## axi_lite_slave
module axi_lite_slave (
    input  logic        aclk,
    input  logic        aresetn,
    input  logic        awvalid,
    output logic        awready,
    input  logic [31:0] awaddr,
    input  logic        wvalid,
    output logic        wready,
    input  logic [31:0] wdata,
    input  logic [3:0]  wstrb,
    output logic        bvalid,
    input  logic        bready,
    output logic [1:0]  bresp,
    input  logic        arvalid,
    output logic        arready,
    input  logic [31:0] araddr,
    output logic        rvalid,
    input  logic        rready,
    output logic [31:0] rdata,
    output logic [1:0]  rresp
);
Size in the first run: about 560 flip-flops, ~150 I/O pins, ~25000 um^2 of cells after synthesis.
Settings: LEC_CHECK=0, ABC_AREA=1, CAP_MARGIN=20, CORE_MARGIN=2, CORE_UTILIZATION=50, HOLD_SLACK_MARGIN=0.05, PLACE_DENSITY=0.6, SLEW_MARGIN=20; clock period 2.47 ns.
run.sh (not shown) runs the stock make flow with config.mk's settings and CLKGATE_MAP_FILE=.
Then changed:
CELL_PAD_IN_SITES_DETAIL_PLACEMENT = 2   (was not set)
CELL_PAD_IN_SITES_GLOBAL_PLACEMENT = 3   (was not set)
GPL_TIMING_DRIVEN = 0   (was not set)
HOLD_SLACK_MARGIN = 0.14   (was 0.05)
clock period = 1.42 ns   (was 2.47 ns; I/O delays follow)
=> The new run died in 3_1_place_gp_skip_io, error GPL-0301. Synthesized cell count stays the same. Die area is unchanged. Synthesized area does not change.
Then changed:
CELL_PAD_IN_SITES_GLOBAL_PLACEMENT = 1   (was 3)
PLACE_DENSITY = not set   (was 0.6)
PLACE_DENSITY_LB_ADDON = 0.19   (was not set)
TNS_END_PERCENT = 15   (was not set)
- The new run did not get past 3_5_place_dp with DPL-0033
- die size is unchanged
- area after synthesis does not change
- synthesized cell count is unchanged
Then changed:
ABC_AREA = 0   (was 1)
CELL_PAD_IN_SITES_DETAIL_PLACEMENT = not set   (was 2)
CELL_PAD_IN_SITES_GLOBAL_PLACEMENT = not set   (was 1)
CORE_UTILIZATION = 58   (was 50)
GPL_TIMING_DRIVEN = not set   (was 0)
HOLD_SLACK_MARGIN = 0.05   (was 0.14)
PLACE_DENSITY = 0.6   (was not set)
PLACE_DENSITY_LB_ADDON = not set   (was 0.19)
TNS_END_PERCENT = not set   (was 15)
clock period = 2.46 ns   (was 1.42 ns; I/O delays follow)
Outcome:
- This time the run completed with no timing, DRC or antenna violations
- synthesized area came out higher by 1.1%
- synthesized cell count falls by 38%
- die size shrinks by 13%
Then changed:
ABC_AREA = 1   (was 0)
CORE_UTILIZATION = 72   (was 58)
CTS_CLUSTER_DIAMETER = 234   (was not set)
HOLD_SLACK_MARGIN = 0.3   (was 0.05)
PLACE_DENSITY = 0.64   (was 0.6)
SETUP_SLACK_MARGIN = -0.09   (was not set)
clock period = 1.37 ns   (was 2.46 ns; I/O delays follow)
The new run produced a layout that fails on negative setup slack.
Worst hold slack degrades by 0.076 ns.
Wire length rises by 15%.
Register-to-register slack degrades by 0.47 ns.
Final cell count rises by about 40%.
Synthesized cell count rises by 62%.
Global-route usage rises by 12 points.
Sequential share of layout area falls by 0.42 points.
Then changed:
CTS_CLUSTER_DIAMETER = 399   (was 234)
CTS_CLUSTER_SIZE = 10   (was not set)
HOLD_SLACK_MARGIN = 0.05   (was 0.3)
PLACE_DENSITY = 0.6   (was 0.64)
SETUP_SLACK_MARGIN = not set   (was -0.09)
TNS_END_PERCENT = 5   (was not set)
clock period = 2.3 ns   (was 1.37 ns; I/O delays follow)
Outcome:
- This time the run finished with timing, DRC and antenna clean
- worst hold slack gains 0.023 ns
- count of clock-buffer cells in the layout increases by 24
- area after synthesis is unchanged
- power decreases by 45%
- cell area decreases by 7.3%

========
Starting RTL as in the previous note.
clock: 1.37 ns
lec_check: 0
abc_area: 1
cap_margin: 20
core_margin: 2
core_utilization: 70
cts_cluster_diameter: 234
hold_slack_margin: 0.05
place_density: 0.6
setup_slack_margin: -0.09
slew_margin: 20
The baseline finished with negative setup slack left.
Then changed:
--- a/flow/config.mk
+++ b/flow/config.mk
@@ -9,8 +9,6 @@
 export CAP_MARGIN = 20
 export CORE_MARGIN = 2
-export CORE_UTILIZATION = 70
-export CTS_CLUSTER_DIAMETER = 234
+export CORE_UTILIZATION = 63
 export HOLD_SLACK_MARGIN = 0.05
 export PLACE_DENSITY = 0.6
-export SETUP_SLACK_MARGIN = -0.09
 export SLEW_MARGIN = 20
==> flow/constraint.sdc (replaced) <==
create_clock -name core_clock -period 3.31 [get_ports {aclk}]
set_input_delay 0.6620 -clock core_clock [delete_from_list [all_inputs] [get_ports {aclk}]]
set_output_delay 0.6620 -clock core_clock [all_outputs]
set_load 0.01 [all_outputs]
The changed run produced a clean layout; global-route usage went down by 10 points; utilization went down by 18 points; setup slack gains 1.1 ns; critical path depth went up by 3; routed wire length went down by about 22%; non-clock buffer count went down by 203; cell area went down by about 11%; synthesized cell count does not change; clock skew went down by 0.017 ns.
Then changed:
--- a/flow/config.mk
+++ b/flow/config.mk
@@ -6,9 +6,7 @@
 export NUM_CORES = 4
 export LEC_CHECK = 0
-export ABC_AREA = 1
 export CAP_MARGIN = 20
 export CORE_MARGIN = 2
-export CORE_UTILIZATION = 63
-export HOLD_SLACK_MARGIN = 0.05
-export PLACE_DENSITY = 0.6
+export CORE_UTILIZATION = 72
+export SETUP_SLACK_MARGIN = -0.13
 export SLEW_MARGIN = 20
==> flow/constraint.sdc (replaced) <==
create_clock -name core_clock -period 1.7 [get_ports {aclk}]
set_input_delay 0.3400 -clock core_clock [delete_from_list [all_inputs] [get_ports {aclk}]]
set_output_delay 0.3400 -clock core_clock [all_outputs]
set_load 0.01 [all_outputs]
What happened: This time the run produced a layout that fails on negative setup slack. Critical path depth falls by 4. Synthesized area came out higher slightly. Wire length came out higher by a quarter to a third. Die area decreases by roughly a tenth. First-iteration DRC count rose by a quarter to a third. Cell area goes up by roughly a tenth. Clock-buffer cell count goes down by 7. Non-clock buffer count rises by 259. Setup slack degrades by 1.1 ns. Global-route usage came out higher by 12 points.
Then changed:
--- a/flow/config.mk
+++ b/flow/config.mk
@@ -6,7 +6,11 @@
 export NUM_CORES = 4
 export LEC_CHECK = 0
+export ABC_AREA = 1
 export CAP_MARGIN = 20
 export CORE_MARGIN = 2
 export CORE_UTILIZATION = 72
+export CTS_CLUSTER_SIZE = 41
+export HOLD_SLACK_MARGIN = 0.3
+export PLACE_DENSITY = 0.78
 export SETUP_SLACK_MARGIN = -0.13
 export SLEW_MARGIN = 20
==> flow/constraint.sdc (replaced) <==
create_clock -name core_clock -period 1.37 [get_ports {aclk}]
set_input_delay 0.2740 -clock core_clock [delete_from_list [all_inputs] [get_ports {aclk}]]
set_output_delay 0.2740 -clock core_clock [all_outputs]
set_load 0.01 [all_outputs]
The new run finished but fails on negative setup slack.
Power climbs by 50%.
Global-route usage drops by 1.7 points.
Final area drops by 2.3%.
Critical path depth does not change.
Combinational power climbs by 130%.
Core utilization drops by 0.28 points.
Sequential cell count is unchanged.
Count of clock-buffer cells in the layout drops by 11.
Synthesized area drops by 1.1%.
Setup slack is worse by 0.13 ns.
Routed wire length drops by 3.4%.
Power is estimated from default activity; no workload was simulated.
